`flow/design.v`:
```
module design_5 #(parameter width = 8, parameter cwidth =4)(
  input [width-1:0] OPA, OPB,
  input CLK, RST, CE, MODE, CIN,
  input [1:0] INP_VALID,
  input [cwidth-1:0] CMD,
  output reg [2*width:0] RES,
  output reg OFLOW,
  output reg COUT,
  output reg G,
  output reg L,
  output reg E,
  output reg ERR
);
reg [2*width:0] temp;
reg [2*width:0] next_RES;
reg next_COUT, next_OFLOW, next_G, next_L, next_E, next_ERR;
localparam CMD_ADD = 4'b0000;
localparam CMD_SUB = 4'b0001;
localparam CMD_ADD_CIN = 4'b0010;
localparam CMD_SUB_CIN = 4'b0011;
localparam CMD_EGL = 4'b1000;
localparam CMD_INC_MUL = 4'b1001;
localparam CMD_SHIFT_MUL = 4'b1010;
localparam CMD_SI_UNSI_ADD = 4'b1011;
localparam CMD_SI_UNSI_SUB = 4'b1100;
localparam CMD_INC_A = 4'b0100;
localparam CMD_DEC_A = 4'b0101;
localparam CMD_INC_B = 4'b0110;
localparam CMD_DEC_B = 4'b0111;
localparam CMD_AND = 4'b0000;
localparam CMD_NAND = 4'b0001;
localparam CMD_OR = 4'b0010;
localparam CMD_NOR = 4'b0011;
localparam CMD_XOR = 4'b0100;
localparam CMD_XNOR = 4'b0101;
localparam CMD_ROL_A_B = 4'b1100;
localparam CMD_ROR_A_B = 4'b1101;
localparam CMD_NOT_A = 4'b0110;
localparam CMD_SHR1_A = 4'b1000;
localparam CMD_SHLI_A = 4'b1001;
localparam CMD_NOT_B = 4'b0111;
localparam CMD_SHR1_B = 4'b1010;
localparam CMD_SHL1_B = 4'b1011;
wire [2:0] amount;
assign amount = OPB[2:0];
always@(posedge CLK or posedge RST)
begin
    if(RST)begin
        next_RES <= 'b0;
        next_COUT <= 1'b0;
        next_OFLOW <= 1'b0;
        next_G <= 1'b0;
        next_E <= 1'b0;
        next_L <= 1'b0;
        next_ERR <= 1'b0;
    end
    else if(CE)
    begin
        if(INP_VALID == 2'b00)
        begin
            next_RES <= 'b0;
            next_COUT <= 1'b0;
            next_OFLOW <= 1'b0;
            next_G <= 1'b0;
            next_E <= 1'b0;
            next_L <= 1'b0;
            next_ERR <= 1'b0;
        end
        else if(INP_VALID ==2'b11)
        begin
            next_RES <= 'b0;
            next_COUT <= 1'b0;
            next_OFLOW <= 1'b0;
            next_G <= 1'b0;
            next_E <= 1'b0;
            next_L <= 1'b0;
            next_ERR <= 1'b0;
            if(MODE)begin
                case(CMD)
                    CMD_ADD:
                    begin
                        temp = OPA + OPB;
                        next_RES <= temp;
                        next_COUT <= temp[width];
                    end
                    CMD_SUB:
                    begin
                        next_OFLOW <= (OPA<OPB)?1'b1:1'b0;
                        next_RES <= OPA-OPB;
                    end
                    CMD_ADD_CIN:
                    begin
                        temp = OPA + OPB + CIN;
                        next_RES <= temp;
                        next_COUT <= temp[width];
                    end
                    CMD_SUB_CIN:
                    begin
                        next_OFLOW <= (OPA<OPB)?1'b1:1'b0;
                        next_RES <= OPA-OPB-CIN;
                    end
                    CMD_EGL:
                    begin
                        next_RES <= 'b0;
                        if(OPA==OPB)
                        begin
                            next_E <= 1'b1;
                            next_G <= 1'b0;
                            next_L <= 1'b0;
                        end
                        else if(OPA>OPB)
                        begin
                            next_E <= 1'b0;
                            next_G <= 1'b1;
                            next_L <= 1'b0;
                        end
                        else
                        begin
                            next_E <= 1'b0;
                            next_G <= 1'b0;
                            next_L <= 1'b1;
                        end
                    end
                    CMD_INC_MUL:
                    begin
                        temp = (OPA+1) * (OPB+1);
                        next_RES <= temp;
                        next_COUT <= temp[2*width];
                    end
                    CMD_SHIFT_MUL:
                    begin
                        temp =(OPA<<1)*OPB;
                        next_RES <= temp;
                        next_COUT <= temp[2*width];
                    end
                    CMD_SI_UNSI_ADD:
                    begin
                        temp = $signed(OPA) + $signed(OPB);
                        next_RES <= temp;
                        next_COUT <= temp[width];
                        next_OFLOW <= ((OPA[width-1] == OPB[width-1]) && (temp[width-1] != OPA[width-1])) ? 1'b1 : 1'b0;
                        if($signed(OPA)==$signed(OPB))
                        begin
                            next_E <= 1'b1;
                            next_G <= 1'b0;
                            next_L <= 1'b0;
                        end
                        else if($signed(OPA)>$signed(OPB))
                        begin
                            next_E <= 1'b0;
                            next_G <= 1'b1;
                            next_L <= 1'b0;
                        end
                        else
                        begin
                            next_E <= 1'b0;
                            next_G <= 1'b0;
                            next_L <= 1'b1;
                        end
                    end
                    CMD_SI_UNSI_SUB:
                    begin
                        temp = $signed(OPA) - $signed(OPB);
                        next_RES<= temp;
                        next_COUT <= temp[width];
                       next_OFLOW <= ((OPA[width-1] != OPB[width-1]) && (temp[width-1] != OPA[width-1])) ? 1'b1 : 1'b0;
                        if($signed(OPA) == $signed(OPB))
                        begin
                            next_E <= 1'b1;
                            next_G <= 1'b0;
                            next_L <= 1'b0;
                        end
                        else if($signed(OPA) > $signed(OPB))
                        begin
                            next_E <= 1'b0;
                            next_G <= 1'b1;
                            next_L <= 1'b0;
                        end
                        else
                        begin
                            next_E <= 1'b0;
                            next_G <= 1'b0;
                            next_L <= 1'b1;
                        end
                    end
                    default:
                    begin
                        next_RES <= 'b0;
                        next_COUT <= 1'b0;
                        next_OFLOW <= 1'b0;
                        next_G <= 1'b0;
                        next_E <= 1'b0;
                        next_L <= 1'b0;
                        next_ERR <= 1'b0;
                    end
                endcase
            end
            else begin
                case(CMD)
                    CMD_AND:next_RES <= {{width*2-(width-1){1'b0}},OPA&OPB};
                    CMD_NAND:next_RES <= {{width*2-(width-1){1'b0}},~(OPA&OPB)};
                    CMD_OR:next_RES <= {{width*2-(width-1){1'b0}},OPA|OPB};
                    CMD_NOR:next_RES <= {{width*2-(width-1){1'b0}},~(OPA|OPB)};
                    CMD_XOR:next_RES <= {{width*2-(width-1){1'b0}},OPA^OPB};
                    CMD_XNOR:next_RES <= {{width*2-(width-1){1'b0}},~(OPA^OPB)};
                    CMD_ROL_A_B:
                    begin
                        if (amount == 0)
                            next_RES <= {{width*2-(width-1){1'b0}}, OPA};
                        else
                            next_RES <= {{width*2-(width){1'b0}}, (OPA << amount) | (OPA >> (width - amount))};
                        next_ERR <= (width > 3 && |OPB[width-1:3]) ? 1'b1 : 1'b0;
                    end
                    CMD_ROR_A_B:
                    begin
                        if (amount == 0)
                            next_RES <= {{width*2-(width-1){1'b0}}, OPA};
                        else
                            next_RES <= {{width*2-(width-1){1'b0}}, (OPA >> amount) | (OPA << (width - amount))};
                        next_ERR <= (width > 3 && |OPB[width-1:3]) ? 1'b1 : 1'b0;
                    end
                    default:
                    begin
                        next_RES <='b0;
                        next_COUT <= 1'b0;
                        next_OFLOW <= 1'b0;
                        next_G <= 1'b0;
                        next_E <= 1'b0;
                        next_L <= 1'b0;
                        next_ERR <= 1'b0;
                    end
                endcase
            end
        end
        else if(INP_VALID == 2'b01)
        begin
            next_RES <=  'b0;
            next_COUT <= 1'b0;
            next_OFLOW <= 1'b0;
            next_G <= 1'b0;
            next_E <= 1'b0;
            next_L <= 1'b0;
            next_ERR <= 1'b0;
            if(MODE)begin
                case(CMD)
                    CMD_INC_A:next_RES <= OPA+1;
                    CMD_DEC_A:next_RES <= OPA-1;
                    default:
                    begin
                        next_RES <= 'b0;
                        next_COUT <= 1'b0;
                        next_OFLOW <= 1'b0;
                        next_G <= 1'b0;
                        next_E <= 1'b0;
                        next_L <= 1'b0;
                        next_ERR <= 1'b0;
                    end
                endcase
            end
            else begin
                case(CMD)
                    CMD_NOT_A:next_RES <= {{width*2-(width-1){1'b0}},~OPA};
                    CMD_SHR1_A:next_RES <= {{width*2-(width-1){1'b0}},OPA>>1};
                    CMD_SHLI_A:next_RES <= {{width*2-(width-1){1'b0}},OPA<<1};
                    default:
                    begin
                        next_RES <= 'b0;
                        next_COUT <= 1'b0;
                        next_OFLOW <= 1'b0;
                        next_G <= 1'b0;
                        next_E <= 1'b0;
                        next_L <= 1'b0;
                        next_ERR <= 1'b0;
                    end
                endcase
            end
        end
        else if(INP_VALID == 2'b10)
            begin
                next_RES <= 'b0;
                next_COUT <= 1'b0;
                next_OFLOW <= 1'b0;
                next_G <= 1'b0;
                next_E <= 1'b0;
                next_L <= 1'b0;
                next_ERR <= 1'b0;
                if(MODE) begin
                    case(CMD)
                        CMD_INC_B: next_RES <= OPB + 1;
                        CMD_DEC_B: next_RES <= OPB - 1;
                        default:
                        begin
                            next_RES <= 'b0;
                            next_COUT <= 1'b0;
                            next_OFLOW <= 1'b0;
                            next_G <= 1'b0;
                            next_E <= 1'b0;
                            next_L <= 1'b0;
                            next_ERR <= 1'b0;
                        end
                    endcase
                end
                else begin
                    case(CMD)
                        CMD_NOT_B:next_RES <= {{width*2-(width-1){1'b0}},~OPB};
                        CMD_SHR1_B:next_RES <= {{width*2-(width-1){1'b0}},OPB>>1};
                        CMD_SHL1_B:next_RES <= {{width*2-(width-1){1'b0}},OPB<<1};
                        default:
                        begin
                            next_RES <= 'b0;
                            next_COUT <= 1'b0;
                            next_OFLOW <= 1'b0;
                            next_G <= 1'b0;
                            next_E <= 1'b0;
                            next_L <= 1'b0;
                            next_ERR <= 1'b0;
                        end
                    endcase
                end
        end
    end
end
always @(posedge CLK or posedge RST) begin
    if(RST) begin
        RES <= 'b0;
        COUT <= 1'b0;
        OFLOW <= 1'b0;
        G <= 1'b0;
        E <= 1'b0;
        L <= 1'b0;
        ERR <= 1'b0;
    end else if (CE) begin
        RES <= next_RES;
        COUT <= next_COUT;
        OFLOW <= next_OFLOW;
        G <= next_G;
        L <= next_L;
        E <= next_E;
        ERR <= next_ERR;
    end
end
endmodule
```
`flow/run.sh`:
```
#!/bin/bash
# the make line also repeats each setting of config.mk as NAME=value (left out here)
make -C /OpenROAD-flow-scripts/flow DESIGN_CONFIG=/design/flow/config.mk WORK_HOME=/design/flow/orfs CLKGATE_MAP_FILE= finish
```
`flow/config.mk`:
```
export PLATFORM = sky130hd
export DESIGN_NAME = design_5
export DESIGN_NICKNAME = design_5
export VERILOG_FILES = /design/flow/design.v
export SDC_FILE = /design/flow/constraint.sdc
export NUM_CORES = 4
export LEC_CHECK = 0
export CAP_MARGIN = 20
export CORE_MARGIN = 2
export CORE_UTILIZATION = 40
export SETUP_SLACK_MARGIN = -0.26
export SLEW_MARGIN = 20
```
`flow/constraint.sdc`:
```
create_clock -name core_clock -period 7.57 [get_ports {CLK}]
set_input_delay 1.5140 -clock core_clock [delete_from_list [all_inputs] [get_ports {CLK}]]
set_output_delay 1.5140 -clock core_clock [all_outputs]
set_load 0.01 [all_outputs]
```
==> results of run 1 <==
-- through the flow --
step           util [%]  hold WS (ns)  worst slack, ns
2_1_floorplan         -         0.449            0.664
3_3_place_gp       44.3         0.469            0.267
3_5_place_dp       44.3         0.479            0.191
4_1_cts            44.9         0.495            0.488
5_1_grt            44.9         0.513            0.220
6_report           44.9         0.489            0.486
-- metal layers --
layer  vias to the layer above  part of all wire, %  wire length [um]
met3                       108                   11              4540
met1                      5331                   42             17000
met5                         -                    0                 0
met4                         0                  4.6              1840
li1                       4986                    -                 -
met2                       652                   42             16800
-- final cells by class --
type                            instances  area (um^2)
Inverter                              166          623
Fill cell                            2858        15300
Multi-Input combinational cell       1109         9080
Tap cell                              378          473
Timing Repair Buffer                  116          988
Sequential cell                        46         1150
Clock inverter                          1         30.0
Clock buffer                            7          133
==> qor.csv, run 1 <==
metric;value;unit
syn_inst;1401;
die_w;172;um
postPlaceCellArea;12300;um^2
min_to;next_OFLOW;
cts_tree;built;
fp.dieH;172;um
rrSetupSlack;6.37;ns
use_met1;38.4;%
r2r-start;next_RES[0];
power.density;178;nW/um^2
grt_first_pass_wirelength;62500;um
pwr-share-seq;12.6;%
setup_viol;0;
io_buffer_count;49;
hpwl;31700;um
crit_family;adder cells;
hold_start;next_OFLOW;
ant_nets;0;
fa_ha_area_share;27.7;%
hold_violations;0;
p_clk;240;uW
instances_no_fill;1823;
muxShareOfSynthArea;5.41;%
stdcell_area;12500;um^2
gp_congestion;1.02;
synth_area_per_cell;8.06;um^2
yosysTopAreaCell;fa_1;
dp.cells;1815;
netlist_area;11300;um^2
synth-async-reset-ratio;100;%
skew;0.00162;ns
synth_chip_area;11300;um^2
cellLeakagePower;0.00571;uW
path_class;in -> reg;
end_kind;flip-flop;
drc_errors;0;
ys_sh_simple;19.6;%
post_cts_buffers;0;
dr.pass1.iters;5;
netlist_logic_family_top;adder cells;
rsz0062_at_grt;false;
max_freq;0.141;GHz
ctsResizeCount;0;
use_met2;41.8;%
fin_setup_tns;0;ns
synth_flops;46;
critPathSlowestCell;clkdlybuf4s50_1;
routed-via-count;11077;
root_buffer;clkbuf_16;
cts.sinks;46;
hold_depth;1;
endpoint;next_COUT;
clk_pin_slew;0.06;ns
clockPowerShare;10.8;%
path_max_fanout;7;
cap_viol_max_count;0;
row_count;61;
crit_top_cell;fa_1;
cts-hold-fix-buffers;0;
power_leader;combinational cells;
chip_area;29600;um^2
ys_sh_xor;6.35;%
ir_drop;0.000132;V
grt_pass1_vias;10802;
power;2230;uW
yosys_warnings;1;
crit_arrival;7.26;ns
p_int;1090;uW
fp_util;40.6;%
reg2reg_to;next_RES[0];
ys_types;104;
antennaDiodeCount;0;
ys_cells;1401;
fin_crit;7.08;ns
finalClockPeriodUsage;93.6;%
maxSlewHeadroom;22.7;%
status;complete, no violations;
start_kind;input pin;
grt_max_degree;47;
cts_max_path_buffers;2;
insertion_delay;0.28;ns
worst_pin_slew;1.16;ns
pwr-share-comb;76.6;%
yosysSeqAreaShare;10.2;%
cts_made_buffers;5;
antenna_found_initial;0;
common_cells;inv_1, nor2_1, ha_1;
switchingPower;1130;uW
setup.worst_path.start;OPA[0];
area.growth.synth_to_final;10.6;%
warnings;49;
worst-path-buf-inv;6;
htree_levels;2;
crit_cells;21;
top_cell_area_share;15.4;%
p_seq;281;uW
cp.required;7.75;ns
topCellsByArea;fa_1, ha_1, dfrtp_1;
timing_max_transition_violations_final;0;
comb_power;1700;uW
wire_per_inst;22.1;um
nets;1669;
ff2ff_path_depth;4;
grt_use_total;27.7;%
switching_share;50.9;%
finalWirelength;40200;um
hold_class;reg -> reg;
grt_util_met3;5.79;%
core;27800;um^2
yosysMostFrequentCell;inv_1;
gr-total-overflow;0;
max_stage_delay;0.59;ns
grt_most_used_layer;met2;
ys_sh_aoi;21.3;%
edf_count;0;
io_pins;50;
cp_cell_sequence;clkdlybuf4s50_1 > buf_4 > clkinv_1 > ha_1 > inv_1 > nor2_1 > fa_1 > fa_1 > fa_1 > inv_1 > fa_1 > inv_1 > ha_1 > or3_1 > o21ai_0 > a21oi_1 > a21oi_1 > mux2i_1 > nor4b_2 > o31a_1 > o32ai_1;
syn_nets;1626;
synth-main-ff-cell;dfrtp_1;
viasPerCell;6.08;
drt_iter0_drc;1163;
==> run 2, diff against run 1 <==
Settings changed: ABC_AREA set to 1, CAP_MARGIN 20 to 0, CORE_UTILIZATION 40 to 72, CTS_CLUSTER_SIZE set to 10, PLACE_DENSITY set to 0.39, SETUP_SLACK_MARGIN -0.26 to not set, TNS_END_PERCENT set to 10.
Clock period 7.57 ns to 4.46 ns, I/O delays scaled along.
==> run 2 against run 1 <==
The flow now stops in global routing. Synthesized cell count grew 28%. Area after synthesis shrank 1.9%. Die area shrank 45%.
==> qor.csv, run 2 <==
metric;value;unit
ys_sh_xor;0.870;%
ys_types;43;
hpwl;34200;um
synth-main-ff-cell;dfrtp_1;
yosysSeqAreaShare;10.4;%
common_cells;nand2_1, inv_1, nor2_1;
fa_ha_area_share;28.3;%
status;stopped before the end;
postPlaceCellArea;13200;um^2
muxShareOfSynthArea;0;%
synth-async-reset-ratio;100;%
netlist_logic_family_top;simple AND/OR/NAND/NOR gates;
yosys_warnings;1;
yosysTopAreaCell;nand2_1;
ys_sh_simple;34.7;%
cts.sinks;46;
edf_count;0;
yosysMostFrequentCell;nand2_1;
chip_area;16400;um^2
synth_area_per_cell;6.18;um^2
cts_max_path_buffers;2;
cts_made_buffers;5;
row_count;45;
syn_nets;2015;
syn_inst;1790;
fp_util;73.4;%
failing_step;global routing;
tool.error;[ERROR GRT-0116] Global routing finished with congestion. Check the congestion regions in the DRC Viewer.;
grt_use_total;78.0;%
io_pins;50;
die_w;128;um
synth_flops;46;
root_buffer;clkbuf_16;
ys_sh_aoi;13.0;%
fp.dieH;128;um
htree_levels;2;
topCellsByArea;nand2_1, fa_1, ha_1;
io_buffer_count;49;
gp_congestion;1.13;
ys_cells;1790;
gr-total-overflow;68;
netlist_area;11100;um^2
top_cell_area_share;19.4;%
synth_chip_area;11100;um^2
core;15100;um^2
[run 2: stage by stage]
stage          setup WS [ns]  util [%]  std cells  setup TNS [ns]
3_3_place_gp           -1.47      87.6       2164          -18.60
4_1_cts               -0.760      90.7       2187           -8.74
3_5_place_dp           -1.79      87.6       2164          -21.50
2_1_floorplan         -0.544         -       1790           -6.20
[run 2: per-layer routing]
layer / GRT usage, % / overflow
met1: 79.1 / 1
met3: 61.2 / 0
met5: 22.6 / 0
met2: 94.7 / 36
met4: 78.9 / 31
[run 2: repair_timing]
item                       CTS
gates resized              124
setup endpoints to repair   14
buffers inserted            16
hold buffers                 0
pin swaps                   50
==> run 3, diff against run 2 <==
Settings changed: CAP_MARGIN 0 to 20, CTS_CLUSTER_DIAMETER set to 168, CTS_CLUSTER_SIZE 10 to 100, PLACE_DENSITY 0.39 to not set.
Clock period 4.46 ns to 5.47 ns, I/O delays scaled along.
==> run 3 against run 2 <==
The flow again stops in global routing. Synthesized cell count unchanged. Die area unchanged. Area after synthesis unchanged.
==> qor.csv, run 3 <==
metric;value;unit
cts.sinks;46;
edf_count;0;
ys_sh_aoi;13.0;%
core;15100;um^2
gr-total-overflow;226;
row_count;45;
topCellsByArea;nand2_1, fa_1, ha_1;
status;stopped before the end;
dpl_worst_slack;-0.971;ns
syn_nets;2015;
die_w;128;um
common_cells;nand2_1, inv_1, nor2_1;
top_cell_area_share;19.4;%
gp_congestion;1.14;
root_buffer;clkbuf_16;
synth-main-ff-cell;dfrtp_1;
muxShareOfSynthArea;0;%
ys_cells;1790;
io_pins;50;
yosys_warnings;1;
chip_area;16400;um^2
yosysMostFrequentCell;nand2_1;
tool.error;[ERROR GRT-0232] Routing congestion too high. Check the congestion heatmap in the GUI.;
fa_ha_area_share;28.3;%
cts_made_buffers;5;
io_buffer_count;49;
synth_flops;46;
ys_sh_xor;0.870;%
syn_inst;1790;
ys_types;43;
ys_sh_simple;34.7;%
grt_use_total;87.2;%
hpwl;31700;um
failing_step;global routing;
fp.dieH;128;um
htree_levels;2;
yosysTopAreaCell;nand2_1;
synth-async-reset-ratio;100;%
yosysSeqAreaShare;10.4;%
fp_util;73.4;%
synth_chip_area;11100;um^2
netlist_area;11100;um^2
cts_max_path_buffers;2;
synth_area_per_cell;6.18;um^2
netlist_logic_family_top;simple AND/OR/NAND/NOR gates;
## run 3: layer usage
metal	track usage, %	GRT overflow
met5	56.3	5
met4	91.1	91
met3	77.4	11
met2	98.7	109
met1	84.7	10
## run 3: what timing repair did
action | 4_1_cts
gates resized | 117
buffers inserted | 33
hold buffers | 0
setup endpoints to repair | 13
pin swaps | 32
## run 3: metrics by stage
step,cell area (um^2),setup TNS [ns],total power (uW),hold WS [ns],std cells
after floorplan,11100,0,1940,0.446,1790
after detailed placement,12800,-10.97,2840,0.458,2130
after global placement,12800,-8.72,2730,0.454,2130
after CTS,13400,-0.0186,3350,0.474,2171
==> run 4, diff against run 3 <==
Settings changed: ABC_AREA 1 to not set, CTS_CLUSTER_DIAMETER 168 to not set, CTS_CLUSTER_SIZE 100 to 51, PLACE_DENSITY_LB_ADDON set to 0.0, SETUP_SLACK_MARGIN set to 1.31, TNS_END_PERCENT 10 to not set.
Clock period 5.47 ns to 4.41 ns, I/O delays scaled along.
==> run 4 against run 3 <==
The flow stops in clock tree synthesis. Synthesized cell count decreased by 22%. Die area grew 1.9%. Area after synthesis up 2.0%.
==> qor.csv, run 4 <==
metric;value;unit
io_buffer_count;49;
die_w;129;um
tool.error;[ERROR DPL-0033] detailed placement checks failed during check placement.;
status;stopped before the end;
ys_cells;1401;
netlist_area;11300;um^2
ys_sh_aoi;21.3;%
synth-async-reset-ratio;100;%
io_pins;50;
core;15300;um^2
synth_area_per_cell;8.06;um^2
dp.cells;1841;
common_cells;inv_1, nor2_1, ha_1;
muxShareOfSynthArea;5.41;%
netlist_logic_family_top;adder cells;
failing_step;clock tree synthesis;
fa_ha_area_share;27.7;%
synth-main-ff-cell;dfrtp_1;
yosysTopAreaCell;fa_1;
postPlaceCellArea;13900;um^2
ys_sh_xor;6.35;%
syn_nets;1626;
synth_flops;46;
syn_inst;1401;
chip_area;16700;um^2
topCellsByArea;fa_1, ha_1, dfrtp_1;
yosys_warnings;1;
top_cell_area_share;15.4;%
synth_chip_area;11300;um^2
yosysSeqAreaShare;10.2;%
edf_count;0;
fp_util;74.0;%
ys_types;104;
ys_sh_simple;19.6;%
hpwl;36300;um
yosysMostFrequentCell;inv_1;
row_count;45;
fp.dieH;129;um
gp_congestion;1.21;
-- run 4: per-stage QoR --
step	worst slack, ns	total power, uW	TNS [ns]
2_1_floorplan	-1.03	2690	-11.58
3_3_place_gp	-1.82	3950	-23.40
3_5_place_dp	-2.13	4190	-27.54
==> run 5, diff against run 4 <==
Settings changed: ABC_AREA set to 1, CORE_UTILIZATION 72 to 62, CTS_CLUSTER_DIAMETER set to 168, CTS_CLUSTER_SIZE 51 to 100, PLACE_DENSITY_LB_ADDON 0.0 to not set, SETUP_SLACK_MARGIN 1.31 to not set.
Clock period 4.41 ns to 4.44 ns, I/O delays scaled along.
==> run 5 against run 4 <==
Synthesized cell count increased by 28%. Die area increased by 13%. Area after synthesis decreased by 1.9%. Now fails the layout checks on setup timing.
==> qor.csv, run 5 <==
metric;value;unit
status;finished with violations;
so_faults;setup timing;
grt_pass1_vias;13173;
common_cells;nand2_1, inv_1, nor2_1;
ir_drop;0.000535;V
skew;0.00514;ns
fin_crit;5.51;ns
row_count;48;
path_class;in -> reg;
ys_sh_xor;0.870;%
yosysTopAreaCell;nand2_1;
htree_levels;2;
setup_viol;13;
pwr-share-seq;9.0;%
maxSlewHeadroom;36.2;%
fillers;1099;
crit_arrival;5.74;ns
insertion_delay;0.29;ns
antennaDiodeCount;0;
min_to;RES[11];
p_seq;479;uW
cp.required;4.67;ns
synth_flops;46;
chip_area;18900;um^2
cts.sinks;46;
cellLeakagePower;0.00772;uW
finalHoldWorstSlack;0.472;ns
dp.cells;2201;
edf_count;0;
wl_met1;16300;um
p_int;2550;uW
pwr-share-comb;83.7;%
worst_pin_slew;0.955;ns
gp_congestion;1.08;
ys_types;43;
routed-via-count;14542;
io_pins;50;
finalWirelength;50000;um
finalClockPeriodUsage;124;%
r2r-start;next_COUT;
nets;2245;
critPathSlowestCell;fa_1;
topCellsByArea;nand2_1, fa_1, ha_1;
switching_share;52.4;%
comb_power;4480;uW
rrSetupSlack;3.56;ns
switchingPower;2800;uW
yosys_warnings;1;
cts_made_buffers;5;
path_max_fanout;5;
synth-main-ff-cell;dfrtp_1;
syn_nets;2015;
max_freq;0.182;GHz
grt_use_total;47.0;%
yosysMostFrequentCell;nand2_1;
synth_area_per_cell;6.18;um^2
fin_setup_tns;-11.19;ns
top_layer_used;met4;
dr.pass1.iters;15;
clk_pin_slew;0.07;ns
fp.dieH;138;um
timing_max_transition_violations_final;0;
ys_cells;1790;
postPlaceCellArea;13300;um^2
hpwl;33600;um
wl_met3;7500;um
routed-wl-met2;21100;um
syn_inst;1790;
worst-path-buf-inv;7;
fp_util;63.8;%
stdcell_area;14500;um^2
crit_cells;28;
root_buffer;clkbuf_16;
reg2reg_to;next_COUT;
crit_family;adder cells;
viasPerCell;6.47;
muxShareOfSynthArea;0;%
drc_errors;0;
io_buffer_count;49;
grt_max_degree;47;
hold_class;reg -> reg;
die_w;138;um
endpoint;next_RES[16];
grt_first_pass_wirelength;68500;um
hold_depth;2;
cts_tree;built;
p_clk;392;uW
instances_no_fill;2246;
cap_viol_max_count;0;
layout_setup_ws;-1.07;ns
core;17400;um^2
power;5350;uW
ant_nets;0;
wire_per_inst;22.3;um
end_kind;flip-flop;
antenna_found_initial;0;
rsz0062_at_grt;true;
netlist_area;11100;um^2
netlist_logic_family_top;simple AND/OR/NAND/NOR gates;
ys_sh_aoi;13.0;%
area.growth.synth_to_final;30.9;%
hold_violations;0;
top_cell_area_share;19.4;%
max_stage_delay;0.57;ns
yosysSeqAreaShare;10.4;%
power_leader;combinational cells;
setup.worst_path.start;OPA[4];
ff2ff_path_depth;2;
drt_iter0_drc;2397;
cts_max_path_buffers;2;
hold_start;RES[11];
ys_sh_simple;34.7;%
gr-total-overflow;0;
warnings;54;
fa_ha_area_share;28.3;%
clockPowerShare;7.3;%
synth-async-reset-ratio;100;%
power.density;369;nW/um^2
synth_chip_area;11100;um^2
start_kind;input pin;
==> run 5: area by class of cell <==
type                       count  area [um^2]  area share (%)
timing repair buffer         279         2340            16.2
clock buffer                   5          125           0.864
clock inverter                 3         23.8           0.164
tap                          225          282            1.94
inverter                     303         1170            8.09
multi-input combinational   1385         9390            64.8
sequential                    46         1150            7.94
==> run 5: metrics by stage <==
step	worst slack (ns)	util (%)
after CTS	-0.694	80.9
after detailed placement	-1.59	76.9
after global routing	-1.25	83.5
after global placement	-1.46	76.9
final	-1.07	83.5
after floorplan	-0.560	-
==> run 5: what timing repair did <==
| item | 4_1_cts | 5_1_grt |
|---|---|---|
| endpoints found under the setup margin | 15 | 14 |
| hold buffers | 0 | 0 |
| buffers inserted | 25 | 15 |
| pin swaps | 82 | 82 |
| resized | 156 | 91 |
==> run 5: routing by layer <==
layer / vias to the layer above / global-route usage [%]
met2: 1390 / 74.0
met5: - / 0.278
met1: 6524 / 57.0
met3: 498 / 14.2
li1: 6130 / -
met4: 0 / 27.2
==> run 6, diff against run 5 <==
Settings changed: ABC_AREA 1 to 0, CELL_PAD_IN_SITES_GLOBAL_PLACEMENT set to 2, CORE_ASPECT_RATIO set to 1.95, CORE_UTILIZATION 62 to 40, CTS_CLUSTER_DIAMETER 168 to 378, TNS_END_PERCENT set to 5.
Clock period 4.44 ns to 8.0 ns, I/O delays scaled along.
==> run 6 against run 5 <==
Now clean on timing, DRC and antenna. Global-route usage is 15 points lower. Largest cell class unchanged. Utilization is 39 points lower. Count of clock-buffer cells in the layout stayed put. Flip-flop count stayed put. Highest routed layer unchanged. Critical endpoint is now next_RES[8]. Hold slack better by 0.026 ns. Critical path depth is 8 lower. First-iteration DRC count is 68% lower. Power is 60% lower. Sequential power is 44% lower. Area after synthesis is 2.0% higher. Design area is 14% lower. Clock skew is 0.0029 ns lower.
==> qor.csv, run 6 <==
metric;value;unit
hpwl;38900;um
ctsResizeCount;0;
grt_most_used_layer;met2;
muxShareOfSynthArea;5.41;%
status;complete, no violations;
cap_viol_max_count;0;
finalClockPeriodUsage;92.5;%
cts_tree;built;
cts_made_buffers;5;
pwr-share-comb;77.7;%
ys_sh_aoi;21.3;%
start_kind;input pin;
topCellsByArea;fa_1, ha_1, dfrtp_1;
grt_max_degree;47;
warnings;51;
timing_max_transition_violations_final;0;
syn_inst;1401;
yosys_warnings;1;
dr.pass1.iters;5;
gr-total-overflow;0;
fp.dieH;239;um
max_freq;0.135;GHz
ys_types;104;
drt_iter0_drc;770;
p_clk;205;uW
htree_levels;2;
critPathSlowestCell;clkdlybuf4s50_1;
switchingPower;1110;uW
viasPerCell;6.14;
grt_pass1_vias;11265;
netlist_area;11300;um^2
power.density;170;nW/um^2
finalWirelength;48500;um
switching_share;52.5;%
p_seq;268;uW
r2r-start;next_RES[0];
use_met1;34.4;%
chip_area;29700;um^2
yosysTopAreaCell;fa_1;
post_cts_buffers;0;
end_kind;flip-flop;
routed-via-count;11000;
path_max_fanout;6;
top_cell_area_share;15.4;%
yosysMostFrequentCell;inv_1;
setup.worst_path.start;OPA[0];
insertion_delay;0.28;ns
ff2ff_path_depth;4;
crit_arrival;7.58;ns
cp_cell_sequence;clkdlybuf4s50_1 > ha_1 > nand3_1 > xnor2_1 > nand2_1 > fa_1 > inv_1 > fa_1 > ha_1 > inv_1 > fa_1 > inv_1 > fa_1 > a21o_1 > a21oi_1 > xnor2_1 > a221o_1 > a311oi_1 > o31ai_1 > a22o_1;
cts-hold-fix-buffers;0;
common_cells;inv_1, nor2_1, ha_1;
fillers;2877;
synth_area_per_cell;8.06;um^2
wire_per_inst;27.1;um
synth_flops;46;
synth_chip_area;11300;um^2
die_w;124;um
cp.required;8.17;ns
worst_pin_slew;1.12;ns
path_class;in -> reg;
antenna_found_initial;0;
grt_first_pass_wirelength;71600;um
synth-async-reset-ratio;100;%
p_int;1010;uW
ys_cells;1401;
skew;0.00221;ns
ys_sh_xor;6.35;%
antennaDiodeCount;0;
fa_ha_area_share;27.7;%
ys_sh_simple;19.6;%
pwr-share-seq;12.7;%
nets;1667;
core;27700;um^2
fin_crit;7.40;ns
grt_util_met3;2.10;%
comb_power;1640;uW
root_buffer;clkbuf_16;
hold_violations;0;
maxSlewHeadroom;25.0;%
row_count;85;
ant_nets;0;
setup_viol;0;
use_met2;61.1;%
hold_class;reg -> reg;
edf_count;0;
io_buffer_count;49;
crit_family;adder cells;
rsz0062_at_grt;false;
area.growth.synth_to_final;10.2;%
crit_cells;20;
cts.sinks;46;
netlist_logic_family_top;adder cells;
rrSetupSlack;6.86;ns
clk_pin_slew;0.06;ns
hold_start;next_OFLOW;
yosysSeqAreaShare;10.2;%
drc_errors;0;
ir_drop;0.0000985;V
gp_congestion;0.948;
synth-main-ff-cell;dfrtp_1;
power_leader;combinational cells;
fp_util;40.8;%
cts_max_path_buffers;2;
fin_util;45.0;%
worst-path-buf-inv;4;
fin_setup_tns;0;ns
crit_top_cell;fa_1;
endpoint;next_RES[8];
hold_depth;1;
grt_use_total;32.1;%
min_to;next_OFLOW;
syn_nets;1626;
reg2reg_to;next_RES[0];
clockPowerShare;9.7;%
cellLeakagePower;0.00571;uW
io_pins;50;
max_stage_delay;0.65;ns
-- run 6: metrics by stage --
step	setup WS, ns	instance area (um^2)	instances	hold WS, ns	power (uW)
6_report	0.597	12400	1791	0.498	2120
2_1_floorplan	1.01	11300	1401	0.449	1360
3_5_place_dp	0.314	12300	1782	0.482	1900
4_1_cts	0.578	12400	1790	0.499	2120
3_3_place_gp	0.310	12300	1782	0.482	1910
5_1_grt	0.177	12400	1791	0.513	2280
-- run 6: cell type report --
type / count / area (um^2) / share of cell area, %
Clock buffer: 5 / 125 / 1.01
Tap cell: 348 / 435 / 3.50
Clock inverter: 3 / 21.3 / 0.171
Inverter: 166 / 623 / 5.01
Timing Repair Buffer: 114 / 981 / 7.89
Multi-Input combinational cell: 1109 / 9100 / 73.2
Sequential cell: 46 / 1150 / 9.26
-- run 6: per-layer routing --
metal / share of wire (%) / wire length, um
met5: 0 / 0
met4: 7.5 / 3650
met3: 3.7 / 1800
met2: 53 / 25800
met1: 36 / 17200
==> run 7, diff against run 6 <==
Settings changed: ABC_AREA 0 to not set, CELL_PAD_IN_SITES_GLOBAL_PLACEMENT 2 to not set, CORE_ASPECT_RATIO 1.95 to not set, CORE_UTILIZATION 40 to 68, CTS_CLUSTER_DIAMETER 378 to 26, CTS_CLUSTER_SIZE 100 to not set, TNS_END_PERCENT 5 to not set.
Clock period 8.0 ns to 5.63 ns, I/O delays scaled along.
==> run 7 against run 6 <==
Die area shrank 40%. The run now fails in global routing. Synthesized cell count is the same. Area after synthesis is the same.
==> qor.csv, run 7 <==
metric;value;unit
status;stopped before the end;
hpwl;35600;um
cts-hold-fix-buffers;0;
synth_chip_area;11300;um^2
synth-async-reset-ratio;100;%
common_cells;inv_1, nor2_1, ha_1;
netlist_logic_family_top;adder cells;
top_cell_area_share;15.4;%
core;16400;um^2
failing_step;global routing;
cts_made_buffers;5;
io_buffer_count;49;
yosysTopAreaCell;fa_1;
topCellsByArea;fa_1, ha_1, dfrtp_1;
fa_ha_area_share;27.7;%
tool.error;[ERROR GRT-0232] Routing congestion too high. Check the congestion heatmap in the GUI.;
synth_flops;46;
ys_sh_aoi;21.3;%
chip_area;17600;um^2
fp.dieH;133;um
cts.sinks;46;
dp.cells;1785;
htree_levels;2;
ys_sh_xor;6.35;%
netlist_area;11300;um^2
synth-main-ff-cell;dfrtp_1;
io_pins;50;
synth_area_per_cell;8.06;um^2
row_count;47;
ys_cells;1401;
fp_util;68.8;%
die_w;133;um
syn_nets;1626;
ys_sh_simple;19.6;%
yosysSeqAreaShare;10.2;%
yosysMostFrequentCell;inv_1;
syn_inst;1401;
yosys_warnings;1;
gp_congestion;1.04;
cts_max_path_buffers;2;
grt_use_total;75.2;%
gr-total-overflow;21;
edf_count;0;
root_buffer;clkbuf_16;
muxShareOfSynthArea;5.41;%
ys_types;104;
run 7: routing by layer:
metal  overflow  track usage (%)
met1          0             78.9
met2         12             90.7
met3          0             58.4
met4          9             69.8
met5          0             30.6
run 7: per-stage QoR:
step	setup WS (ns)	hold WS (ns)	instance area (um^2)	total power [uW]	utilization (%)
floorplan	-0.0589	0.449	11700	2080	-
global placement	-0.904	0.477	13400	3050	81.4
detailed placement	-1.16	0.495	13400	3210	81.4
CTS	-0.124	0.518	14000	3770	85.6
run 7: timing repair:
action	in CTS
setup endpoints to repair	13
pin swaps	51
resized	146
buffers inserted	28
==> run 8, diff against run 7 <==
Settings changed: CORE_UTILIZATION 68 to 72, CTS_CLUSTER_DIAMETER 26 to not set, CTS_CLUSTER_SIZE set to 36, PLACE_DENSITY_LB_ADDON set to 0.0, SETUP_SLACK_MARGIN set to 1.64.
Clock period 5.63 ns to 5.58 ns, I/O delays scaled along.
==> run 8 against run 7 <==
The run again fails in global routing. Area after synthesis stayed put. Synthesized cell count did not move. Die area shrank 5.4%.
==> qor.csv, run 8 <==
metric;value;unit
root_buffer;clkbuf_16;
io_buffer_count;49;
status;stopped before the end;
ys_sh_aoi;21.3;%
topCellsByArea;fa_1, ha_1, dfrtp_1;
fa_ha_area_share;27.7;%
synth-async-reset-ratio;100;%
common_cells;inv_1, nor2_1, ha_1;
hpwl;35600;um
cts_made_buffers;5;
muxShareOfSynthArea;5.41;%
chip_area;16700;um^2
synth-main-ff-cell;dfrtp_1;
fp_util;74.0;%
cts.sinks;46;
edf_count;0;
gp_congestion;1.09;
syn_nets;1626;
top_cell_area_share;15.4;%
cts_max_path_buffers;2;
yosysMostFrequentCell;inv_1;
yosys_warnings;1;
dpl_worst_slack;-1.20;ns
failing_step;global routing;
dp.cells;1782;
fp.dieH;129;um
tool.error;[ERROR GRT-0116] Global routing finished with congestion. Check the congestion regions in the DRC Viewer.;
yosysSeqAreaShare;10.2;%
core;15300;um^2
yosysTopAreaCell;fa_1;
synth_chip_area;11300;um^2
gr-total-overflow;197;
ys_sh_xor;6.35;%
synth_area_per_cell;8.06;um^2
ys_cells;1401;
htree_levels;2;
ys_sh_simple;19.6;%
syn_inst;1401;
ys_types;104;
netlist_logic_family_top;adder cells;
row_count;45;
synth_flops;46;
netlist_area;11300;um^2
die_w;129;um
io_pins;50;
grt_use_total;75.1;%
run 8: what timing repair did:
action	in CTS
cloned	0
endpoints found under the setup margin	20
hold buffers	0
resized	159
pin swaps	47
setup buffers	21
run 8: per-stage QoR:
step / power (uW) / hold WS, ns / TNS [ns] / instance area [um^2]
after global placement: 3100 / 0.471 / -9.91 / 13400
after CTS: 3860 / 0.504 / -0.931 / 14200
after detailed placement: 3290 / 0.485 / -12.30 / 13400
after floorplan: 2120 / 0.449 / -0.398 / 11700
run 8: layer usage:
metal | GRT overflow | GRT usage [%]
met2 | 115 | 95.4
met4 | 75 | 76.4
met5 | 0 | 13.8
met3 | 5 | 54.5
met1 | 2 | 75.9
==> run 9, diff against run 8 <==
Settings changed: CORE_UTILIZATION 72 to 59, CTS_CLUSTER_SIZE 36 to not set, PLACE_DENSITY_LB_ADDON 0.0 to not set, SETUP_SLACK_MARGIN 1.64 to not set.
Clock period 5.58 ns to 4.02 ns, I/O delays scaled along.
==> run 9 against run 8 <==
Area after synthesis unchanged. Die area increased by 21%. Synthesized cell count unchanged. The layout now fails its checks (setup timing).
==> qor.csv, run 9 <==
metric;value;unit
status;finished with violations;
so_faults;setup timing;
io_pins;50;
rsz0062_at_grt;true;
top_cell_area_share;15.4;%
cts_max_path_buffers;2;
hold_violations;0;
row_count;50;
area.growth.synth_to_final;36.1;%
finalWirelength;52200;um
muxShareOfSynthArea;5.41;%
pwr-share-comb;84.4;%
power_leader;combinational cells;
die_w;142;um
p_seq;541;uW
gr-total-overflow;0;
hold_depth;1;
critPathSlowestCell;fa_1;
crit_family;adder cells;
cp.required;4.20;ns
netlist_area;11300;um^2
hold_start;next_RES[5];
netlist_logic_family_top;adder cells;
layout_setup_ws;-1.72;ns
synth_flops;46;
cts.sinks;46;
yosys_warnings;1;
grt_max_degree;47;
cts_made_buffers;5;
setup.worst_path.start;OPA[0];
grt_use_total;48.1;%
endpoint;next_RES[15];
clk_pin_slew;0.07;ns
pwr-share-seq;8.6;%
common_cells;inv_1, nor2_1, ha_1;
setup_viol;15;
switching_share;49.8;%
crit_cells;25;
synth_area_per_cell;8.06;um^2
comb_power;5300;uW
ys_sh_aoi;21.3;%
warnings;54;
max_stage_delay;0.53;ns
htree_levels;2;
syn_nets;1626;
crit_arrival;5.92;ns
maxSlewHeadroom;36.8;%
timing_max_transition_violations_final;0;
hold_class;reg -> reg;
cap_viol_max_count;0;
worst_pin_slew;0.947;ns
cts-hold-fix-buffers;0;
instances_no_fill;1947;
drt_iter0_drc;2100;
insertion_delay;0.29;ns
cts_tree;built;
r2r-start;next_RES[0];
p_int;3150;uW
fin_crit;5.74;ns
fa_ha_area_share;27.7;%
grt_first_pass_wirelength;74300;um
chip_area;20300;um^2
core;18800;um^2
rrSetupSlack;2.73;ns
viasPerCell;6.90;
yosysTopAreaCell;fa_1;
ys_cells;1401;
dr.pass1.iters;16;
start_kind;input pin;
clockPowerShare;7.0;%
grt_pass1_vias;13197;
yosysMostFrequentCell;inv_1;
p_clk;437;uW
synth-async-reset-ratio;100;%
max_freq;0.174;GHz
topCellsByArea;fa_1, ha_1, dfrtp_1;
fp.dieH;142;um
ff2ff_path_depth;4;
hpwl;36600;um
path_max_fanout;5;
io_buffer_count;49;
path_class;in -> reg;
worst-path-buf-inv;8;
ys_sh_xor;6.35;%
ant_nets;0;
root_buffer;clkbuf_16;
edf_count;0;
syn_inst;1401;
reg2reg_to;next_RES[0];
ir_drop;0.000313;V
switchingPower;3130;uW
finalHoldWorstSlack;0.501;ns
routed-via-count;13437;
min_to;next_RES[5];
dpl_worst_slack;-2.34;ns
cellLeakagePower;0.00729;uW
power.density;408;nW/um^2
ys_types;104;
yosysSeqAreaShare;10.2;%
ys_sh_simple;19.6;%
synth-main-ff-cell;dfrtp_1;
nets;1936;
gp_congestion;1.08;
fp_util;60.2;%
skew;0.00500;ns
synth_chip_area;11300;um^2
drc_errors;0;
dp.cells;1904;
finalClockPeriodUsage;143;%
wire_per_inst;26.8;um
antenna_found_initial;4;
end_kind;flip-flop;
## run 9: layout make-up
type	instances	area, um^2
multi-input combinational	1109	9970
clock inverter	3	23.8
inverter	166	647
fill	1148	3400
clock buffer	5	125
sequential	46	1150
antenna	1	2.50
tap	234	293
timing repair buffer	383	3150
## run 9: layer usage
metal  part of all wire, %  routed length, um  GRT usage [%]
met4                   9.0               4700           29.3
met3                    14               7530           14.4
met2                    42              22000           75.7
met5                 0.017                  9              0
met1                    34              17900           58.0
## run 9: what timing repair did
item | CTS | global route
buffers inserted | 22 | 15
pin swaps | 91 | 84
resized | 175 | 64
setup endpoints to repair | 16 | 15
## run 9: stage by stage
| step | instance area (um^2) | TNS (ns) | total power [uW] | utilization (%) |
|---|---|---|---|---|
| after floorplan | 11700 | -16.08 | 2950 | - |
| after global placement | 14200 | -29.66 | 4460 | 75.7 |
| after detailed placement | 14200 | -31.72 | 4590 | 75.7 |
| after CTS | 15000 | -15.96 | 5440 | 80.1 |
| after global routing | 15400 | -20.92 | 6540 | 81.9 |
| final | 15400 | -19.49 | 6280 | 81.9 |
==> run 10, diff against run 9 <==
Settings changed: CELL_PAD_IN_SITES_DETAIL_PLACEMENT set to 0, CORE_UTILIZATION 59 to 55, GPL_ROUTABILITY_DRIVEN set to 1, GPL_TIMING_DRIVEN set to 1, HOLD_SLACK_MARGIN set to -0.08, MAX_ROUTING_LAYER set to met5, SETUP_SLACK_MARGIN set to -0.55, SLEW_MARGIN 20 to 40, TNS_END_PERCENT set to 80.
Clock period 4.02 ns to 5.78 ns, I/O delays scaled along.
==> run 10 against run 9 <==
Clock skew increased by 0.0019 ns. Critical path type unchanged. Die area increased by 7.1%. Sequential power decreased by 31%. Still fails the layout checks on setup timing. Clock power decreased by 32%.
==> qor.csv, run 10 <==
metric;value;unit
hold_start;next_OFLOW;
grt_use_total;40.6;%
p_seq;372;uW
antennaDiodeCount;0;
area.growth.synth_to_final;20.5;%
hpwl;34800;um
netlist_logic_family_top;adder cells;
io_buffer_count;49;
synth_area_per_cell;8.06;um^2
wire_per_inst;23.6;um
dr.pass1.iters;6;
so_faults;setup timing;
dpl_worst_slack;-1.05;ns
drc_errors;0;
fa_ha_area_share;27.7;%
finalHoldWorstSlack;0.508;ns
power_leader;combinational cells;
endpoint;next_RES[16];
finalClockPeriodUsage;106;%
pwr-share-seq;11.4;%
power.density;241;nW/um^2
grt_max_degree;47;
grt_first_pass_wirelength;67900;um
synth-main-ff-cell;dfrtp_1;
reg2reg_to;next_RES[0];
cap_viol_max_count;0;
nets;1805;
synth_flops;46;
gr-total-overflow;0;
p_clk;297;uW
syn_inst;1401;
r2r-start;next_RES[0];
max_freq;0.164;GHz
top_cell_area_share;15.4;%
die_w;147;um
p_int;1720;uW
worst-path-buf-inv;6;
yosys_warnings;1;
hold_depth;1;
max_stage_delay;0.55;ns
io_pins;50;
gp_congestion;1.03;
antenna_found_initial;0;
root_buffer;clkbuf_16;
cellLeakagePower;0.00649;uW
ys_cells;1401;
common_cells;inv_1, nor2_1, ha_1;
path_max_fanout;8;
power;3280;uW
crit_top_cell;fa_1;
path_class;in -> reg;
warnings;51;
viasPerCell;6.42;
finalWirelength;43700;um
min_to;next_OFLOW;
cts_made_buffers;5;
fp_util;56.0;%
ff2ff_path_depth;4;
cts_tree;built;
fp.dieH;147;um
topCellsByArea;fa_1, ha_1, dfrtp_1;
switchingPower;1560;uW
insertion_delay;0.29;ns
setup_viol;13;
fin_crit;6.11;ns
yosysMostFrequentCell;inv_1;
cts.sinks;46;
ys_types;104;
cp_cell_sequence;dlymetal6s2s_1 > inv_2 > nor4_4 > xnor2_2 > nand2b_4 > fa_1 > fa_1 > inv_1 > fa_1 > inv_1 > fa_1 > inv_1 > ha_1 > buf_4 > o211ai_1 > a21oi_2 > a21oi_2 > mux2i_2 > nor4b_2 > a21oi_1 > a211o_1;
end_kind;flip-flop;
ys_sh_aoi;21.3;%
setup.worst_path.start;OPB[5];
clockPowerShare;9.1;%
ys_sh_xor;6.35;%
muxShareOfSynthArea;5.41;%
synth_chip_area;11300;um^2
status;finished with violations;
fin_setup_tns;-2.65;ns
crit_cells;21;
row_count;52;
syn_nets;1626;
comb_power;2610;uW
cts_max_path_buffers;2;
chip_area;21700;um^2
fillers;1746;
drt_iter0_drc;1474;
timing_max_transition_violations_final;0;
htree_levels;2;
netlist_area;11300;um^2
rrSetupSlack;4.76;ns
layout_setup_ws;-0.327;ns
skew;0.00692;ns
routed-via-count;11877;
yosysTopAreaCell;fa_1;
crit_arrival;6.29;ns
pwr-share-comb;79.6;%
switching_share;47.6;%
worst_pin_slew;0.858;ns
start_kind;input pin;
hold_violations;0;
ant_nets;0;
ir_drop;0.000236;V
clk_pin_slew;0.07;ns
core;20200;um^2
cp.required;5.96;ns
critPathSlowestCell;fa_1;
ys_sh_simple;19.6;%
grt_pass1_vias;11840;
hold_class;reg -> reg;
crit_family;adder cells;
maxSlewHeadroom;42.3;%
synth-async-reset-ratio;100;%
cts-hold-fix-buffers;0;
yosysSeqAreaShare;10.2;%
edf_count;0;
run 10: repair_timing:
action | in CTS | in global routing
setup buffers | 0 | 6
gates resized | 22 | 49
pin swaps | 7 | 18
setup endpoints to repair | 8 | 10
run 10: cell type report:
type / instances / area [um^2] / share of cell area [%]
clock buffers: 5 / 125 / 0.920
clock inverters: 3 / 25.0 / 0.184
inverters: 166 / 629 / 4.63
multi-input cells: 1109 / 9310 / 68.4
flip-flops and latches: 46 / 1150 / 8.46
well taps: 270 / 338 / 2.48
repair buffers: 252 / 2020 / 14.9
run 10: metal layers:
layer  vias to the layer above  track usage, %  share of wire (%)
li1                       5262               -                  -
met1                      5631            54.5                 39
met2                       790            63.1                 43
met3                       194            6.27                 11
met4                         0            22.1                7.3
met5                         -           0.909                  0
run 10: stage by stage:
stage	instance area (um^2)	utilization, %	instances
2_1_floorplan	11300	-	1401
3_3_place_gp	13200	65.4	1842
3_5_place_dp	13200	65.5	1842
4_1_cts	13400	66.6	1850
5_1_grt	13600	67.4	1851
6_report	13600	67.4	1851
==> run 11, diff against run 10 <==
Settings changed: CORE_UTILIZATION 55 to 67, CTS_CLUSTER_DIAMETER set to 336, CTS_CLUSTER_SIZE set to 15, GPL_ROUTABILITY_DRIVEN 1 to 0, GPL_TIMING_DRIVEN 1 to 0, PLACE_DENSITY set to 0.37.
Clock period 5.78 ns to 7.21 ns, I/O delays scaled along.
==> run 11 against run 10 <==
The layout still fails its checks (setup timing). Flip-flop count stayed put. Count of clock-buffer cells in the layout is 2 higher. Design area is 8.5% lower. Final cell count is 9.5% lower. Setup slack worse by 0.093 ns. Clock skew is 0.0033 ns lower. Global-route usage is 4.1 points higher. First-iteration DRC count is 41% higher. Register-to-register slack better by 1.3 ns. Largest cell class unchanged.
==> qor.csv, run 11 <==
metric;value;unit
crit_top_cell;fa_1;
hold_class;reg -> reg;
start_kind;input pin;
drt_iter0_drc;2071;
root_buffer;clkbuf_16;
skew;0.00364;ns
common_cells;inv_1, nor2_1, ha_1;
yosysTopAreaCell;fa_1;
nets;1680;
hold_violations;0;
netlist_area;11300;um^2
cellLeakagePower;0.00574;uW
cts_tree;built;
stdcell_area;12400;um^2
cts.sinks;46;
synth-main-ff-cell;dfrtp_1;
critPathSlowestCell;clkdlybuf4s50_1;
finalWirelength;39600;um
grt_use_total;44.7;%
routed-via-count;11574;
die_w;134;um
netlist_logic_family_top;adder cells;
wire_per_inst;23.6;um
synth_area_per_cell;8.06;um^2
worst_pin_slew;0.874;ns
ys_types;104;
hpwl;31100;um
synth_chip_area;11300;um^2
switching_share;52.1;%
hold_depth;1;
postPlaceCellArea;12100;um^2
area.growth.synth_to_final;10.3;%
setup_viol;11;
reg2reg_to;next_RES[0];
cap_viol_max_count;0;
viasPerCell;6.91;
fa_ha_area_share;27.7;%
cts-hold-fix-buffers;0;
topCellsByArea;fa_1, ha_1, dfrtp_1;
cp_cell_sequence;clkdlybuf4s50_1 > buf_4 > inv_2 > nor3_2 > xnor2_2 > or2_2 > fa_1 > inv_1 > fa_1 > inv_1 > fa_1 > fa_1 > inv_1 > ha_1 > o21ai_0 > o21a_1 > nor3_1 > nor3_1 > nor3_2 > xor2_1 > a221oi_2 > o21ai_2;
crit_family;adder cells;
clockPowerShare;10.6;%
ir_drop;0.000269;V
ys_sh_xor;6.35;%
finalClockPeriodUsage;106;%
chip_area;17900;um^2
p_clk;252;uW
syn_nets;1626;
io_buffer_count;49;
muxShareOfSynthArea;5.41;%
crit_arrival;7.79;ns
worst-path-buf-inv;6;
fp_util;68.3;%
power_leader;combinational cells;
timing_max_transition_violations_final;0;
clk_pin_slew;0.06;ns
synth_flops;46;
path_max_fanout;19;
gr-total-overflow;0;
min_to;next_OFLOW;
power;2380;uW
ys_sh_simple;19.6;%
ys_cells;1401;
end_kind;flip-flop;
warnings;51;
path_class;in -> reg;
ant_nets;0;
yosys_warnings;1;
ff2ff_path_depth;4;
p_seq;296;uW
maxSlewHeadroom;41.7;%
grt_max_degree;28;
grt_first_pass_wirelength;61900;um
grt_pass1_vias;11276;
htree_levels;2;
pwr-share-seq;12.5;%
io_pins;50;
fin_util;75.3;%
ys_sh_aoi;21.3;%
cts_made_buffers;5;
status;finished with violations;
yosysMostFrequentCell;inv_1;
comb_power;1830;uW
max_freq;0.131;GHz
synth-async-reset-ratio;100;%
yosysSeqAreaShare;10.2;%
switchingPower;1240;uW
drc_errors;0;
endpoint;next_RES[15];
top_cell_area_share;15.4;%
p_int;1140;uW
edf_count;0;
dp.cells;1671;
setup.worst_path.start;OPA[5];
instances_no_fill;1676;
rrSetupSlack;6.10;ns
insertion_delay;0.28;ns
core;16500;um^2
cts_max_path_buffers;2;
fin_crit;7.63;ns
antenna_found_initial;0;
so_faults;setup timing;
hold_start;next_OFLOW;
pwr-share-comb;76.9;%
fp.dieH;134;um
cp.required;7.37;ns
r2r-start;next_RES[0];
power.density;191;nW/um^2
crit_cells;22;
layout_setup_ws;-0.420;ns
antennaDiodeCount;0;
row_count;47;
syn_inst;1401;
max_stage_delay;0.69;ns
dr.pass1.iters;12;
## run 11: metrics by stage
stage	TNS [ns]	setup slack [ns]	hold WS, ns
global route	-3.90	-0.549	0.502
floorplan	0	0.376	0.449
global placement	-16.86	-1.60	0.470
finish	-2.07	-0.420	0.485
detailed placement	-18.26	-1.72	0.471
CTS	-3.02	-0.548	0.483
## run 11: area by class of cell
type | count | area [um^2]
plain buffers | 72 | 417
clock buffers | 7 | 133
clock inverters | 1 | 30.0
fillers | 1307 | 4080
inverters | 166 | 639
multi-input cells | 1109 | 9250
flip-flops and latches | 46 | 1150
well taps | 220 | 275
repair buffers | 55 | 551
## run 11: timing repair
item,CTS,global route
pin swaps,1,1
setup buffers,0,5
endpoints found under the setup margin,13,7
gates resized,10,31
## run 11: layer usage
| metal | vias up | share of wire [%] | GRT usage, % |
|---|---|---|---|
| met5 | - | 0 | 0 |
| met4 | 0 | 8.0 | 26.4 |
| met3 | 290 | 14 | 15.3 |
| met2 | 926 | 41 | 65.0 |
| met1 | 5349 | 37 | 57.8 |
| li1 | 5009 | - | - |
==> run 12, diff against run 11 <==
Settings changed: CAP_MARGIN 20 to 0, CELL_PAD_IN_SITES_DETAIL_PLACEMENT 0 to not set, CELL_PAD_IN_SITES_GLOBAL_PLACEMENT set to 0, CORE_MARGIN 2 to 10, CORE_UTILIZATION 67 to 27, CTS_CLUSTER_DIAMETER 336 to not set, CTS_CLUSTER_SIZE 15 to 73, GPL_TIMING_DRIVEN 0 to not set, HOLD_SLACK_MARGIN -0.08 to 0.09, MAX_ROUTING_LAYER met5 to met4, MIN_ROUTING_LAYER set to met1, PLACE_DENSITY 0.37 to not set, PLACE_DENSITY_LB_ADDON set to 0.05, SETUP_SLACK_MARGIN -0.55 to 0.96, SLEW_MARGIN 40 to 20, TNS_END_PERCENT 80 to 55.
Clock period 7.21 ns to 4.95 ns, I/O delays scaled along.
==> run 12 against run 11 <==
Still fails the layout checks on setup timing. Power rose by 96%. Design area up 25%. Synthesized cell count unchanged. Largest cell class unchanged.
==> qor.csv, run 12 <==
metric;value;unit
status;finished with violations;
so_faults;setup timing;
io_pins;50;
core;41100;um^2
syn_inst;1401;
common_cells;inv_1, nor2_1, ha_1;
cts_made_buffers;5;
end_kind;flip-flop;
comb_area;10000;um^2
yosysMostFrequentCell;inv_1;
cts_max_path_buffers;2;
critPathSlowestCell;fa_1;
rrSetupSlack;3.70;ns
timing_max_transition_violations_final;0;
synth_area_per_cell;8.06;um^2
antenna_found_initial;0;
dr.pass1.iters;5;
gr-total-overflow;0;
hold_violations;0;
fa_ha_area_share;27.7;%
ys_sh_aoi;21.3;%
yosysSeqAreaShare;10.2;%
pwr-share-comb;83.5;%
synth-main-ff-cell;dfrtp_1;
crit_family;adder cells;
grt_max_degree;47;
pwr-share-seq;9.3;%
viasPerCell;5.21;
r2r-start;next_RES[0];
path_class;in -> reg;
max_freq;0.180;GHz
finalHoldWorstSlack;0.493;ns
crit_cells;24;
yosysTopAreaCell;fa_1;
fin_util;37.8;%
ys_types;104;
min_to;next_RES[12];
nets;1904;
yosys_warnings;1;
comb_power;3900;uW
clk_pin_slew;0.06;ns
edf_count;0;
hpwl;42700;um
cp_cell_sequence;buf_6 > buf_8 > ha_4 > buf_6 > xnor2_4 > or2_4 > fa_1 > inv_2 > fa_1 > ha_1 > inv_1 > fa_1 > inv_2 > fa_2 > a211o_1 > o211ai_1 > a21oi_2 > buf_4 > a21oi_4 > buf_6 > xnor2_4 > a221oi_2 > buf_4 > o21ai_2;
insertion_delay;0.29;ns
switchingPower;2170;uW
p_seq;433;uW
syn_nets;1626;
antennaDiodeCount;0;
cts-hold-fix-buffers;0;
ir_drop;0.000240;V
worst_pin_slew;1.12;ns
ff2ff_path_depth;4;
max_stage_delay;0.56;ns
synth_flops;46;
cellLeakagePower;0.00708;uW
fp.dieH;224;um
warnings;52;
muxShareOfSynthArea;5.41;%
fin_crit;5.55;ns
wire_per_inst;23.3;um
io_buffer_count;49;
hold_depth;2;
crit_arrival;5.72;ns
p_int;2500;uW
layout_setup_ws;-0.599;ns
switching_share;46.5;%
reg2reg_to;next_RES[0];
finalWirelength;51600;um
skew;0.00630;ns
rsz0062_at_grt;true;
synth-async-reset-ratio;100;%
ys_cells;1401;
grt_first_pass_wirelength;77900;um
ant_nets;0;
chip_area;50400;um^2
power_leader;combinational cells;
netlist_area;11300;um^2
fp_util;27.5;%
top_cell_area_share;15.4;%
die_w;224;um
p_clk;339;uW
fillers;4318;
grt_use_total;20.7;%
area.growth.synth_to_final;37.5;%
drc_errors;0;
power.density;301;nW/um^2
worst-path-buf-inv;9;
netlist_logic_family_top;adder cells;
cts.sinks;46;
cts_tree;built;
clockPowerShare;7.3;%
cap_viol_max_count;0;
cp.required;5.12;ns
regArea;1150;um^2
hold_class;reg -> reg;
endpoint;next_RES[12];
finalClockPeriodUsage;112;%
start_kind;input pin;
path_max_fanout;3;
fin_setup_tns;-5.77;ns
topCellsByArea;fa_1, ha_1, dfrtp_1;
ys_sh_simple;19.6;%
setup_viol;14;
maxSlewHeadroom;24.9;%
synth_chip_area;11300;um^2
row_count;74;
root_buffer;clkbuf_16;
routed-via-count;11528;
grt_pass1_vias;11939;
ys_sh_xor;6.35;%
htree_levels;2;
drt_iter0_drc;828;
setup.worst_path.start;OPB[1];
hold_start;next_RES[12];
-- run 12: timing repair --
| item | 4_1_cts | 5_1_grt |
|---|---|---|
| gates resized | 177 | 46 |
| setup endpoints to repair | 19 | 18 |
| buffers inserted | 26 | 8 |
| pin swaps | 99 | 56 |
| hold endpoints to repair | 0 | 0 |
-- run 12: area by class of cell --
class / instances / share of cell area, %
inverters: 166 / 4.18
repair buffers: 351 / 18.7
well taps: 532 / 4.29
clock buffers: 5 / 0.806
multi-input cells: 1109 / 64.5
clock inverters: 3 / 0.153
flip-flops and latches: 46 / 7.42
-- run 12: routing by layer --
layer | up-vias | GRT usage (%) | share of wire [%]
li1 | 5446 | - | -
met1 | 5734 | 28.3 | 47
met2 | 293 | 34.0 | 47
met3 | 55 | 0.807 | 3.8
met4 | 0 | 3.62 | 1.9
met5 | - | - | 0
-- run 12: per-stage QoR --
| step | setup slack [ns] | cells | area [um^2] | power, uW |
|---|---|---|---|---|
| CTS | -0.649 | 2204 | 15300 | 4570 |
| global placement | -1.57 | 2170 | 14300 | 3790 |
| detailed placement | -1.67 | 2170 | 14300 | 3770 |
| finish | -0.599 | 2212 | 15500 | 4670 |
| global route | -0.800 | 2212 | 15500 | 5070 |
| floorplan | -0.603 | 1401 | 11700 | 2370 |
==> run 13, diff against run 12 <==
Settings changed: ABC_AREA set to 1, CAP_MARGIN 0 to 20, CELL_PAD_IN_SITES_GLOBAL_PLACEMENT 0 to not set, CORE_MARGIN 10 to 2, CORE_UTILIZATION 27 to 66, CTS_CLUSTER_SIZE 73 to not set, GPL_ROUTABILITY_DRIVEN 0 to not set, HOLD_SLACK_MARGIN 0.09 to not set, MAX_ROUTING_LAYER met4 to not set, MIN_ROUTING_LAYER met1 to not set, PLACE_DENSITY_LB_ADDON 0.05 to not set, SETUP_SLACK_MARGIN 0.96 to not set, TNS_END_PERCENT 55 to not set.
Clock period 4.95 ns to 6.4 ns, I/O delays scaled along.
==> run 13 against run 12 <==
Now clean on timing, DRC and antenna. Area after synthesis decreased by 1.9%. Sequential power decreased by 24%. Global-route usage increased by 24 points. Design area decreased by 17%. Highest routed layer unchanged.
==> qor.csv, run 13 <==
metric;value;unit
hpwl;31800;um
die_w;134;um
syn_inst;1790;
drt_iter0_drc;1718;
antenna_found_initial;0;
pwr-share-seq;12.2;%
layout_setup_ws;0.183;ns
ant_nets;0;
comb_area;8670;um^2
hold_class;reg -> reg;
common_cells;nand2_1, inv_1, nor2_1;
regArea;1150;um^2
htree_levels;2;
crit_cells;27;
status;complete, no violations;
cp.required;6.58;ns
topCellsByArea;nand2_1, fa_1, ha_1;
setup.worst_path.start;OPB[5];
fa_ha_area_share;28.3;%
finalClockPeriodUsage;97.1;%
comb_power;2120;uW
power_leader;combinational cells;
min_to;RES[16];
worst_pin_slew;1.02;ns
p_clk;261;uW
endpoint;next_RES[12];
rrSetupSlack;5.66;ns
antennaDiodeCount;0;
cts_tree;built;
clockPowerShare;9.6;%
core;16500;um^2
hold_violations;0;
fp.dieH;134;um
max_stage_delay;0.59;ns
drc_errors;0;
critPathSlowestCell;clkdlybuf4s50_1;
end_kind;flip-flop;
yosys_warnings;1;
fp_util;67.2;%
crit_arrival;6.40;ns
grt_use_total;45.2;%
setup_viol;0;
io_pins;50;
chip_area;17800;um^2
clk_pin_slew;0.07;ns
ys_types;43;
nets;2143;
ys_sh_simple;34.7;%
r2r-start;L;
yosysMostFrequentCell;nand2_1;
start_kind;input pin;
synth-async-reset-ratio;100;%
insertion_delay;0.29;ns
wire_per_inst;19.1;um
synth_flops;46;
area.growth.synth_to_final;16.3;%
max_freq;0.161;GHz
cap_viol_max_count;0;
power.density;210;nW/um^2
power;2710;uW
cts.sinks;46;
postPlaceCellArea;12500;um^2
p_int;1290;uW
muxShareOfSynthArea;0;%
gp_congestion;1.06;
fillers;1289;
root_buffer;clkbuf_16;
stdcell_area;12900;um^2
fin_util;78.2;%
io_buffer_count;49;
cts_made_buffers;5;
switchingPower;1410;uW
synth_chip_area;11100;um^2
ys_cells;1790;
ys_sh_aoi;13.0;%
grt_pass1_vias;12697;
ff2ff_path_depth;2;
warnings;51;
pwr-share-comb;78.2;%
netlist_area;11100;um^2
skew;0.00603;ns
switching_share;52.2;%
netlist_logic_family_top;simple AND/OR/NAND/NOR gates;
path_class;in -> reg;
maxSlewHeadroom;31.7;%
dpl_worst_slack;-0.396;ns
gr-total-overflow;0;
fin_setup_tns;0;ns
fin_crit;6.22;ns
finalWirelength;40800;um
yosysSeqAreaShare;10.4;%
crit_family;adder cells;
syn_nets;2015;
ys_sh_xor;0.870;%
reg2reg_to;L;
top_cell_area_share;19.4;%
timing_max_transition_violations_final;0;
yosysTopAreaCell;nand2_1;
hold_start;RES[16];
dr.pass1.iters;7;
worst-path-buf-inv;5;
cts-hold-fix-buffers;0;
row_count;47;
crit_top_cell;nand2_1;
synth_area_per_cell;6.18;um^2
grt_first_pass_wirelength;63500;um
grt_max_degree;47;
viasPerCell;6.14;
routed-via-count;13137;
synth-main-ff-cell;dfrtp_1;
edf_count;0;
path_max_fanout;6;
p_seq;329;uW
hold_depth;2;
cts_max_path_buffers;2;
ir_drop;0.000264;V
cellLeakagePower;0.00715;uW
## run 13: repair_timing
item	4_1_cts	5_1_grt
pin swaps	0	7
buffers inserted	0	3
gates resized	2	55
setup endpoints to repair	4	12
## run 13: metrics by stage
step / std cells / hold slack, ns
after floorplan: 1790 / 0.446
after global placement: 2128 / 0.456
after detailed placement: 2128 / 0.458
after CTS: 2136 / 0.475
after global routing: 2139 / 0.503
final: 2139 / 0.473
## run 13: routing by layer
layer | part of all wire [%] | vias up | track usage, % | routed length (um)
met3 | 12 | 281 | 8.98 | 4940
met1 | 36 | 5901 | 55.9 | 14600
met5 | 0 | - | 0 | 0
li1 | - | 5923 | - | -
met4 | 8.2 | 0 | 28.5 | 3340
met2 | 44 | 1032 | 72.7 | 18000
## run 13: cell type report
class | instances | area share [%]
clock buffers | 5 | 0.972
clock inverters | 3 | 0.185
inverters | 303 | 8.91
multi-input cells | 1385 | 67.4
flip-flops and latches | 46 | 8.94
well taps | 220 | 2.14
repair buffers | 177 | 11.5
Power is estimated from default activity; no workload was simulated.
